==> flow/design.v <==
module ALU (a,b,ctrl,res,R15,res_we,R15_we);
	input signed [15:0] a,b;
	input [3:0] ctrl;
	output reg signed [15:0] res;
	output reg signed [15:0] R15;
	output reg res_we, R15_we;
	always@(*)begin
		res = 16'sd0;
		R15 = 16'sd0;
		res_we = 1'b1;
		R15_we = 1'b0;
		case(ctrl)
			3'b000: begin
						res = a + b;
					end
			3'b001: begin
						res = a - b;
					end
			3'b010: begin
						{R15,res} = a * b;
						R15_we = 1'b1;
					end
			3'b011: begin
						R15_we = 1'b1;
						if (b == 16'sd0) begin
							res = -16'sd1;
							R15 = a;
						end
						else begin
							res = a / b;
							R15 = a % b;
						end
					end
			3'b100: begin
						res = a & b;
					end
			3'b101: begin
						res = a | b;
					end
			default: begin
						res_we = 1'b0;
					end
		endcase
	end
endmodule
module alu16(clk, rst, a, b, ctrl, res, R15);
	input clk, rst;
	input [15:0] a, b;
	input [3:0] ctrl;
	output reg [15:0] res;
	output reg [15:0] R15;
	wire [15:0] alu_res, alu_R15;
	wire res_we, R15_we;
	ALU u_alu(.a(a), .b(b), .ctrl(ctrl), .res(alu_res), .R15(alu_R15), .res_we(res_we), .R15_we(R15_we));
	always @(posedge clk, negedge rst) begin
		if (~rst) begin
			res <= 16'h0000;
			R15 <= 16'h0000;
		end
		else begin
			if (res_we)
				res <= alu_res;
			if (R15_we)
				R15 <= alu_R15;
		end
	end
endmodule
export LEC_CHECK = 0
export ABC_AREA = 0
export CAP_MARGIN = 20
export CORE_MARGIN = 9
export CORE_UTILIZATION = 58
export CTS_CLUSTER_DIAMETER = 304
export CTS_CLUSTER_SIZE = 22
export PLACE_DENSITY = 0.35
export SLEW_MARGIN = 20
export TNS_END_PERCENT = 15
create_clock -name core_clock -period 40.0 [get_ports {clk}]
run.sh (not shown) runs the stock make flow with config.mk's settings and CLKGATE_MAP_FILE=.
The first run passed the timing, design-rule and antenna checks.
Rerun with:
ABC_AREA = 1   (was 0)
CORE_MARGIN = 2   (was 9)
CORE_UTILIZATION = 57   (was 58)
CTS_CLUSTER_DIAMETER = not set   (was 304)
CTS_CLUSTER_SIZE = not set   (was 22)
GPL_TIMING_DRIVEN = 1   (was not set)
PLACE_DENSITY = not set   (was 0.35)
SETUP_SLACK_MARGIN = 0.99   (was not set)
TNS_END_PERCENT = not set   (was 15)
Effect: The changed run ran to the end with no violations. Non-clock buffer count falls by 108. Final cell count rises by roughly a tenth. Setup slack gets better by 2.2 ns. Flip-flop count is unchanged. Final area falls by a few percent.
Rerun with:
CELL_PAD_IN_SITES_DETAIL_PLACEMENT = 1   (was not set)
CTS_CLUSTER_SIZE = 88   (was not set)
PLACE_DENSITY_LB_ADDON = 0.01   (was not set)
=> The changed run stopped in global routing with GRT-0116; synthesized area is unchanged; synthesized cell count does not change; die size stays the same.
Rerun with:
ABC_AREA = not set   (was 1)
CELL_PAD_IN_SITES_DETAIL_PLACEMENT = not set   (was 1)
CORE_UTILIZATION = 71   (was 57)
CTS_CLUSTER_DIAMETER = 28   (was not set)
CTS_CLUSTER_SIZE = 15   (was 88)
GPL_TIMING_DRIVEN = not set   (was 1)
PLACE_DENSITY_LB_ADDON = 0.27   (was 0.01)
SETUP_SLACK_MARGIN = 5.0   (was 0.99)
After rerunning: The new run aborted during global routing; die area falls by about a fifth; synthesized area is about the same; synthesized cell count is lower by about a fifth.

* * *

Setup of juniper:
RTL: the design.v shown in full above, as it stands there.
export LEC_CHECK = 0
export ABC_AREA = 1
export CAP_MARGIN = 20
export CORE_MARGIN = 2
export CORE_UTILIZATION = 72
export CTS_CLUSTER_DIAMETER = 371
export CTS_CLUSTER_SIZE = 97
export HOLD_SLACK_MARGIN = -0.09
export SETUP_SLACK_MARGIN = 1.0
export SLEW_MARGIN = 20
create_clock -name core_clock -period 20.8 [get_ports {clk}]
In the summary table, juniper is marked failed, with error DPL-0033 raised in detailed placement (3_5_place_dp).
Input-level comparison between maple and juniper:
# juniper
export LEC_CHECK = 0
export ABC_AREA = 1
export CAP_MARGIN = 20
export CORE_MARGIN = 2
export CORE_UTILIZATION = 72
export CTS_CLUSTER_DIAMETER = 371
export CTS_CLUSTER_SIZE = 97
export HOLD_SLACK_MARGIN = -0.09
export SETUP_SLACK_MARGIN = 1.0
export SLEW_MARGIN = 20
create_clock -name core_clock -period 20.8 [get_ports {clk}]
# maple
export LEC_CHECK = 0
export CAP_MARGIN = 20
export CORE_MARGIN = 2
export CORE_UTILIZATION = 57
export GPL_TIMING_DRIVEN = 0
export SETUP_SLACK_MARGIN = 1.0
export SLEW_MARGIN = 20
create_clock -name core_clock -period 40.0 [get_ports {clk}]
### Flow results
maple completed every stage of the flow, and the final layout passed the timing, design-rule and antenna checks. Synthesized area: maple vs juniper, no meaningful difference. Mean post-synth cell area | maple above juniper. The final reports for maple and juniper show adder and majority gate portion of the synthesized area higher in the former. Measured against juniper, the height of the die of maple comes out at 1.12 times the reference value. Relative to juniper, unique cell type count in the Yosys netlist increased by 37 in maple. On post-synthesis net count: between juniper and maple, it ends up lower for maple. Synthesized cell count delta for maple relative to juniper: 501 lower. Lower die area goes to juniper over maple.
The inputs of tundra differ from those of maple as listed below.
# maple
export LEC_CHECK = 0
export CAP_MARGIN = 20
export CORE_MARGIN = 2
export CORE_UTILIZATION = 57
export GPL_TIMING_DRIVEN = 0
export SETUP_SLACK_MARGIN = 1.0
export SLEW_MARGIN = 20
create_clock -name core_clock -period 40.0 [get_ports {clk}]
# tundra
export LEC_CHECK = 0
export CAP_MARGIN = 20
export CORE_MARGIN = 2
export CORE_UTILIZATION = 68
export CTS_CLUSTER_DIAMETER = 28
export MAX_ROUTING_LAYER = met4
export SETUP_SLACK_MARGIN = 5.0
export SLEW_MARGIN = 20
create_clock -name core_clock -period 40.0 [get_ports {clk}]
tundra did not run to completion, as it errored out during global routing (5_1_grt). tundra — core utilization before placement 11 points higher, maple as reference. tundra vs maple: instance area at placement up in tundra. Chip area line of the yosys report: tundra vs maple identical. Compared with maple, number of cells upsized or downsized after cts in tundra increased by more than a quarter. From maple to tundra the numbers moved as follows: net count after synthesis did not really move, detailed-placement wirelength estimate went up.
--- input diff tundra..sierra ---
# tundra
export LEC_CHECK = 0
export CAP_MARGIN = 20
export CORE_MARGIN = 2
export CORE_UTILIZATION = 68
export CTS_CLUSTER_DIAMETER = 28
export MAX_ROUTING_LAYER = met4
export SETUP_SLACK_MARGIN = 5.0
export SLEW_MARGIN = 20
create_clock -name core_clock -period 40.0 [get_ports {clk}]
# sierra
export LEC_CHECK = 0
export CAP_MARGIN = 20
export CORE_MARGIN = 2
export CORE_UTILIZATION = 69
export CTS_CLUSTER_DIAMETER = 219
export CTS_CLUSTER_SIZE = 15
export SETUP_SLACK_MARGIN = 5.0
export SLEW_MARGIN = 20
create_clock -name core_clock -period 40.0 [get_ports {clk}]
### Flow results
global routing (5_1_grt): sierra exited with error
As far as worst-case clock buffer depth goes, sierra and tundra are indistinguishable; the numbers are identical.
Area fraction in full adders, half adders and majority gates: sierra vs tundra identical
Between tundra and sierra, the proportion of register bits with asynchronous set or reset after synthesis figures differ only marginally.
Sum of net half-perimeters after detailed placement, sierra vs tundra: down by a few percent
sierra vs. tundra: die extent in y went down by 0.71%, cell resize tally after clock tree synthesis went down by 12%.
When sierra is measured against tundra, its area enclosed by the die boundary turns out 1.4% lower.
## Diff of input files: quartz against sierra
# sierra
export LEC_CHECK = 0
export CAP_MARGIN = 20
export CORE_MARGIN = 2
export CORE_UTILIZATION = 69
export CTS_CLUSTER_DIAMETER = 219
export CTS_CLUSTER_SIZE = 15
export SETUP_SLACK_MARGIN = 5.0
export SLEW_MARGIN = 20
create_clock -name core_clock -period 40.0 [get_ports {clk}]
# quartz
export LEC_CHECK = 0
export CAP_MARGIN = 20
export CORE_MARGIN = 2
export CORE_UTILIZATION = 65
export CTS_CLUSTER_DIAMETER = 24
export SETUP_SLACK_MARGIN = 5.0
export SLEW_MARGIN = 20
export TNS_END_PERCENT = 5
create_clock -name core_clock -period 40.0 [get_ports {clk}]
## What came out
- Status: sierra FAILED at global routing (5_1_grt) (tool error)
- quartz did not stop at any stage, and its layout met the timing, design-rule and antenna checks.
- Vertical die dimension (higher): quartz
- Looking at horizontal die dimension, quartz sits 5.5 um above sierra.
- Against sierra, setup slack at placement in quartz came out worse.
- Between quartz and sierra, the difference in cell area after placement is negligible.
- Measured against quartz, the post-CTS setup repair buffer count of sierra comes out at 1.18 times the reference value.
- Diff sierra -> quartz: maximum number of buffers from clock root to sink saw little to no change; area of the core saw an increase; placed wire-length estimate saw an increase.
- When quartz is set beside sierra, its initial core utilization turns out to be 4.1 points smaller.
- sierra -> quartz: number of enable flip-flop cells flat
- sierra -> quartz: global placement routability congestion decreased slightly

* * *

JK:
// alu16: RTL as listed in full above, without the edits since
==> flow/config.mk <==
export PLATFORM = sky130hd
export DESIGN_NAME = alu16
export DESIGN_NICKNAME = alu16
export VERILOG_FILES = /design/flow/design.v
export SDC_FILE = /design/flow/constraint.sdc
export NUM_CORES = 4
export LEC_CHECK = 0
export ABC_AREA = 1
export CAP_MARGIN = 20
export CORE_MARGIN = 2
export CORE_UTILIZATION = 72
export CTS_CLUSTER_SIZE = 100
export PLACE_DENSITY = 0.41
export SLEW_MARGIN = 20
export TNS_END_PERCENT = 15
==> flow/constraint.sdc <==
create_clock -name core_clock -period 21.5 [get_ports {clk}]
set_input_delay 4.3000 -clock core_clock [delete_from_list [all_inputs] [get_ports {clk}]]
set_output_delay 4.3000 -clock core_clock [all_outputs]
set_load 0.01 [all_outputs]
JK did not finish; a tool error ended it in 4_1_cts.
[inputs] MS vs JK
- CTS_CLUSTER_SIZE no longer set, was 100
- ABC_AREA no longer set, was 1
- TNS_END_PERCENT no longer set, was 15
- CORE_UTILIZATION now 40, was 72
- PLACE_DENSITY no longer set, was 0.41
- SETUP_SLACK_MARGIN now 1.0, previously not set
- the clock period (ns, I/O delays scaled along) now 38.7, was 21.5
--- outcome ---
MS completed end to end with timing, DRC and antenna clean.
Fraction of the mapped netlist area in compound gates was lower in the run labelled JK.
There was hardly any difference in fraction of the yosys area taken by sequential cells between JK and MS.
MS against JK; floorplan net count is down by more than 10%.
Between MS and JK, the summed instance area of the synthesized netlist does not differ in any meaningful way.
Unique cell type count in the Yosys netlist in MS vs JK: up 37

* * *

Starts from the design.v that is shown in full above.
Settings: LEC_CHECK=0, CAP_MARGIN=20, CORE_MARGIN=2, CORE_UTILIZATION=67, CTS_CLUSTER_DIAMETER=28, MAX_ROUTING_LAYER=met4, SETUP_SLACK_MARGIN=5.0, SLEW_MARGIN=20, TNS_END_PERCENT=5; clock period 36.8 ns.
The starting point completed, yet does not pass: negative setup slack.
Then changed:
Settings changed: CORE_UTILIZATION 67 to 25, CTS_CLUSTER_DIAMETER 28 to unset, MAX_ROUTING_LAYER met4 to unset, SETUP_SLACK_MARGIN 5.0 to 1.0, TNS_END_PERCENT 5 to unset.
Clock period 36.8 ns to 47.8 ns, I/O delays scaled along.
Now the flow produced a clean layout.
Via count fell by 17%.
Global-route usage is lower by 35 points.
Clock skew stays the same.
Die area climbs to 2.6 times its value.
Power fell by 34%.
Cell count went up by 11%.
Then changed:
Settings changed: CORE_UTILIZATION 25 to 65, SETUP_SLACK_MARGIN 1.0 to 5.0.
Clock period 47.8 ns to 40.0 ns, I/O delays scaled along.
Result: Sequential cell count is unchanged; routed wire length goes up by 19%; register-to-register slack is worse by 8.0 ns; via count went up by 23%; cell count fell by 9.7%; count of clock-buffer cells in the layout is higher by 2.
Then changed:
Settings changed: CORE_UTILIZATION 65 to 71, PLACE_DENSITY_LB_ADDON set to 0.0, TNS_END_PERCENT set to 5.
What happened: With this change the flow aborted during global routing (5_1_grt); die size goes down by 8.3%; area after synthesis is unchanged; synthesized cell count is unchanged.

* * *

Setup of run 1:
RTL: the design.v shown in full above, as it stands there.
==> flow/config.mk <==
export PLATFORM = sky130hd
export DESIGN_NAME = alu16
export DESIGN_NICKNAME = alu16
export VERILOG_FILES = /design/flow/design.v
export SDC_FILE = /design/flow/constraint.sdc
export NUM_CORES = 4
export LEC_CHECK = 0
export ABC_AREA = 1
export CAP_MARGIN = 20
export CELL_PAD_IN_SITES_DETAIL_PLACEMENT = 0
export CELL_PAD_IN_SITES_GLOBAL_PLACEMENT = 3
export CORE_ASPECT_RATIO = 1.99
export CORE_MARGIN = 3
export CORE_UTILIZATION = 35
export CTS_CLUSTER_DIAMETER = 359
export CTS_CLUSTER_SIZE = 99
export GPL_ROUTABILITY_DRIVEN = 0
export GPL_TIMING_DRIVEN = 0
export MAX_ROUTING_LAYER = met4
export MIN_ROUTING_LAYER = met1
export PLACE_DENSITY_LB_ADDON = 0.29
export SETUP_SLACK_MARGIN = -2.0
export SLEW_MARGIN = 20
export TNS_END_PERCENT = 30
==> flow/constraint.sdc <==
create_clock -name core_clock -period 31.6 [get_ports {clk}]
set_input_delay 6.3200 -clock core_clock [delete_from_list [all_inputs] [get_ports {clk}]]
set_output_delay 6.3200 -clock core_clock [all_outputs]
set_load 0.01 [all_outputs]
Every stage of run 1 finished as expected; the final checks, on the other hand, flagged setup timing, which means the layout fails.
What run 2 does differently from run 1 at the input level:
# run 1
export LEC_CHECK = 0
export ABC_AREA = 1
export CAP_MARGIN = 20
export CELL_PAD_IN_SITES_DETAIL_PLACEMENT = 0
export CELL_PAD_IN_SITES_GLOBAL_PLACEMENT = 3
export CORE_ASPECT_RATIO = 1.99
export CORE_MARGIN = 3
export CORE_UTILIZATION = 35
export CTS_CLUSTER_DIAMETER = 359
export CTS_CLUSTER_SIZE = 99
export GPL_ROUTABILITY_DRIVEN = 0
export GPL_TIMING_DRIVEN = 0
export MAX_ROUTING_LAYER = met4
export MIN_ROUTING_LAYER = met1
export PLACE_DENSITY_LB_ADDON = 0.29
export SETUP_SLACK_MARGIN = -2.0
export SLEW_MARGIN = 20
export TNS_END_PERCENT = 30
create_clock -name core_clock -period 31.6 [get_ports {clk}]
# run 2
export LEC_CHECK = 0
export ABC_AREA = 1
export CAP_MARGIN = 20
export CELL_PAD_IN_SITES_DETAIL_PLACEMENT = 0
export CELL_PAD_IN_SITES_GLOBAL_PLACEMENT = 3
export CORE_ASPECT_RATIO = 0.5
export CORE_MARGIN = 3
export CORE_UTILIZATION = 40
export CTS_CLUSTER_DIAMETER = 359
export CTS_CLUSTER_SIZE = 99
export GPL_ROUTABILITY_DRIVEN = 0
export GPL_TIMING_DRIVEN = 0
export HOLD_SLACK_MARGIN = -0.08
export MAX_ROUTING_LAYER = met4
export MIN_ROUTING_LAYER = met1
export PLACE_DENSITY_LB_ADDON = 0.29
export SETUP_SLACK_MARGIN = -2.0
export SLEW_MARGIN = 20
export TNS_END_PERCENT = 5
create_clock -name core_clock -period 31.6 [get_ports {clk}]
Notes after the runs:
Among run 1 and run 2, the run that stopped before the end is run 2, and it is the only one. Run 2 never completed, since it errored out during global placement. Run 1: flow complete, layout not clean; failing: setup timing. Delta (run 2 minus run 1): synthesized area flat; die size down 12%. Floorplan die width was lower in run 1 than in run 2.
Inputs modified between run 2 and run 3:
# run 2
export LEC_CHECK = 0
export ABC_AREA = 1
export CAP_MARGIN = 20
export CELL_PAD_IN_SITES_DETAIL_PLACEMENT = 0
export CELL_PAD_IN_SITES_GLOBAL_PLACEMENT = 3
export CORE_ASPECT_RATIO = 0.5
export CORE_MARGIN = 3
export CORE_UTILIZATION = 40
export CTS_CLUSTER_DIAMETER = 359
export CTS_CLUSTER_SIZE = 99
export GPL_ROUTABILITY_DRIVEN = 0
export GPL_TIMING_DRIVEN = 0
export HOLD_SLACK_MARGIN = -0.08
export MAX_ROUTING_LAYER = met4
export MIN_ROUTING_LAYER = met1
export PLACE_DENSITY_LB_ADDON = 0.29
export SETUP_SLACK_MARGIN = -2.0
export SLEW_MARGIN = 20
export TNS_END_PERCENT = 5
create_clock -name core_clock -period 31.6 [get_ports {clk}]
# run 3
export LEC_CHECK = 0
export CAP_MARGIN = 20
export CELL_PAD_IN_SITES_DETAIL_PLACEMENT = 0
export CELL_PAD_IN_SITES_GLOBAL_PLACEMENT = 0
export CORE_MARGIN = 3
export CORE_UTILIZATION = 58
export CTS_CLUSTER_DIAMETER = 359
export GPL_ROUTABILITY_DRIVEN = 0
export MAX_ROUTING_LAYER = met4
export MIN_ROUTING_LAYER = met1
export PLACE_DENSITY = 0.76
export SETUP_SLACK_MARGIN = 0.3
export SLEW_MARGIN = 20
export TNS_END_PERCENT = 50
create_clock -name core_clock -period 12.5 [get_ports {clk}]
## What came out
Run 3 did not finish; a tool error ended it in global routing.
Measured against run 2, the die area of run 3 comes out at 0.69 times the reference value.
Measured against each other, run 2 and run 3 differ in area fraction in compound gates, the higher figure coming from run 3.
Any difference in area after synthesis between run 2 and run 3 is small enough to ignore.
Higher net count after synthesis goes to run 2 over run 3.
Run 3 — area fraction in mux cells 1.9 points higher, run 2 as reference
--- input diff run 3..run 4 ---
# run 3
export LEC_CHECK = 0
export CAP_MARGIN = 20
export CELL_PAD_IN_SITES_DETAIL_PLACEMENT = 0
export CELL_PAD_IN_SITES_GLOBAL_PLACEMENT = 0
export CORE_MARGIN = 3
export CORE_UTILIZATION = 58
export CTS_CLUSTER_DIAMETER = 359
export GPL_ROUTABILITY_DRIVEN = 0
export MAX_ROUTING_LAYER = met4
export MIN_ROUTING_LAYER = met1
export PLACE_DENSITY = 0.76
export SETUP_SLACK_MARGIN = 0.3
export SLEW_MARGIN = 20
export TNS_END_PERCENT = 50
create_clock -name core_clock -period 12.5 [get_ports {clk}]
# run 4
export LEC_CHECK = 0
export CAP_MARGIN = 20
export CELL_PAD_IN_SITES_DETAIL_PLACEMENT = 0
export CELL_PAD_IN_SITES_GLOBAL_PLACEMENT = 3
export CORE_MARGIN = 3
export CORE_UTILIZATION = 35
export CTS_CLUSTER_DIAMETER = 359
export CTS_CLUSTER_SIZE = 43
export GPL_ROUTABILITY_DRIVEN = 0
export GPL_TIMING_DRIVEN = 0
export MAX_ROUTING_LAYER = met4
export MIN_ROUTING_LAYER = met1
export PLACE_DENSITY = 0.76
export SETUP_SLACK_MARGIN = 5.0
export SLEW_MARGIN = 20
export TNS_END_PERCENT = 50
create_clock -name core_clock -period 31.6 [get_ports {clk}]
==> comparison <==
Final checks on run 4, whose flow otherwise completed, came back failing, citing setup timing. Compared with run 3, run 4 shows floorplan die height that has gone up by more than a quarter. Taking run 3 as the reference, in run 4 horizontal die size increased 57 um, instance area at placement decreased 14%. Run 4 -> run 3: number of levels in the clock H-tree delta 0, exact match. Comparing run 3 against run 4, there is no change at all in CTS buffer count. As of run 4, number of port buffers had fallen by a little under 10% compared to run 3. Comparing run 4 with run 3, the number of primary I/O pins came out essentially unchanged. Reported for run 4 and run 3, floorplan net count turned out identical to the last digit.
Here is what was changed in the inputs of run 5 compared with run 4.
# run 4
export LEC_CHECK = 0
export CAP_MARGIN = 20
export CELL_PAD_IN_SITES_DETAIL_PLACEMENT = 0
export CELL_PAD_IN_SITES_GLOBAL_PLACEMENT = 3
export CORE_MARGIN = 3
export CORE_UTILIZATION = 35
export CTS_CLUSTER_DIAMETER = 359
export CTS_CLUSTER_SIZE = 43
export GPL_ROUTABILITY_DRIVEN = 0
export GPL_TIMING_DRIVEN = 0
export MAX_ROUTING_LAYER = met4
export MIN_ROUTING_LAYER = met1
export PLACE_DENSITY = 0.76
export SETUP_SLACK_MARGIN = 5.0
export SLEW_MARGIN = 20
export TNS_END_PERCENT = 50
create_clock -name core_clock -period 31.6 [get_ports {clk}]
# run 5
export LEC_CHECK = 0
export CAP_MARGIN = 20
export CELL_PAD_IN_SITES_DETAIL_PLACEMENT = 2
export CELL_PAD_IN_SITES_GLOBAL_PLACEMENT = 1
export CORE_MARGIN = 5
export CORE_UTILIZATION = 31
export CTS_CLUSTER_DIAMETER = 359
export CTS_CLUSTER_SIZE = 78
export GPL_ROUTABILITY_DRIVEN = 0
export HOLD_SLACK_MARGIN = 0.05
export MAX_ROUTING_LAYER = met4
export MIN_ROUTING_LAYER = met1
export PLACE_DENSITY = 0.76
export SETUP_SLACK_MARGIN = 5.0
export SLEW_MARGIN = 15
export TNS_END_PERCENT = 50
create_clock -name core_clock -period 25.8 [get_ports {clk}]
## What came out
Of the two candidates, run 4 has the better worst slack at placement and run 5 the worse one. The die used by run 5 is larger than the one used by run 4. Run 5 | ERROR | global routing. Compared run 5 vs run 4, and number of core rows is up in run 5.
## Diff of input files: run 6 against run 5
# run 5
export LEC_CHECK = 0
export CAP_MARGIN = 20
export CELL_PAD_IN_SITES_DETAIL_PLACEMENT = 2
export CELL_PAD_IN_SITES_GLOBAL_PLACEMENT = 1
export CORE_MARGIN = 5
export CORE_UTILIZATION = 31
export CTS_CLUSTER_DIAMETER = 359
export CTS_CLUSTER_SIZE = 78
export GPL_ROUTABILITY_DRIVEN = 0
export HOLD_SLACK_MARGIN = 0.05
export MAX_ROUTING_LAYER = met4
export MIN_ROUTING_LAYER = met1
export PLACE_DENSITY = 0.76
export SETUP_SLACK_MARGIN = 5.0
export SLEW_MARGIN = 15
export TNS_END_PERCENT = 50
create_clock -name core_clock -period 25.8 [get_ports {clk}]
# run 6
export LEC_CHECK = 0
export CAP_MARGIN = 20
export CORE_MARGIN = 2
export CORE_UTILIZATION = 65
export CTS_CLUSTER_DIAMETER = 28
export SETUP_SLACK_MARGIN = 5.0
export SLEW_MARGIN = 20
create_clock -name core_clock -period 40.0 [get_ports {clk}]
Run 6: PASS, flow complete, no timing, DRC or antenna violations. Post-CTS setup-driven buffer insertion count (run 6 over run 5): increase, 18. Comparing run 6 and run 5, the higher post-DP HPWL was measured on run 5. Relative to run 5, run 6 improves worst-case setup slack after placement. Delta (run 6 minus run 5): core outline area now sits lower; initial core utilization now sits higher. Quantity of hold-fixing buffers added after cts of run 5 is on par with run 6. Placed standard-cell area: run 6 and run 5 compared, higher one is run 5. Lower placed cell count among run 6 and run 5: run 6.
Power figures rest on the tool's default switching activity, not on a simulated workload.
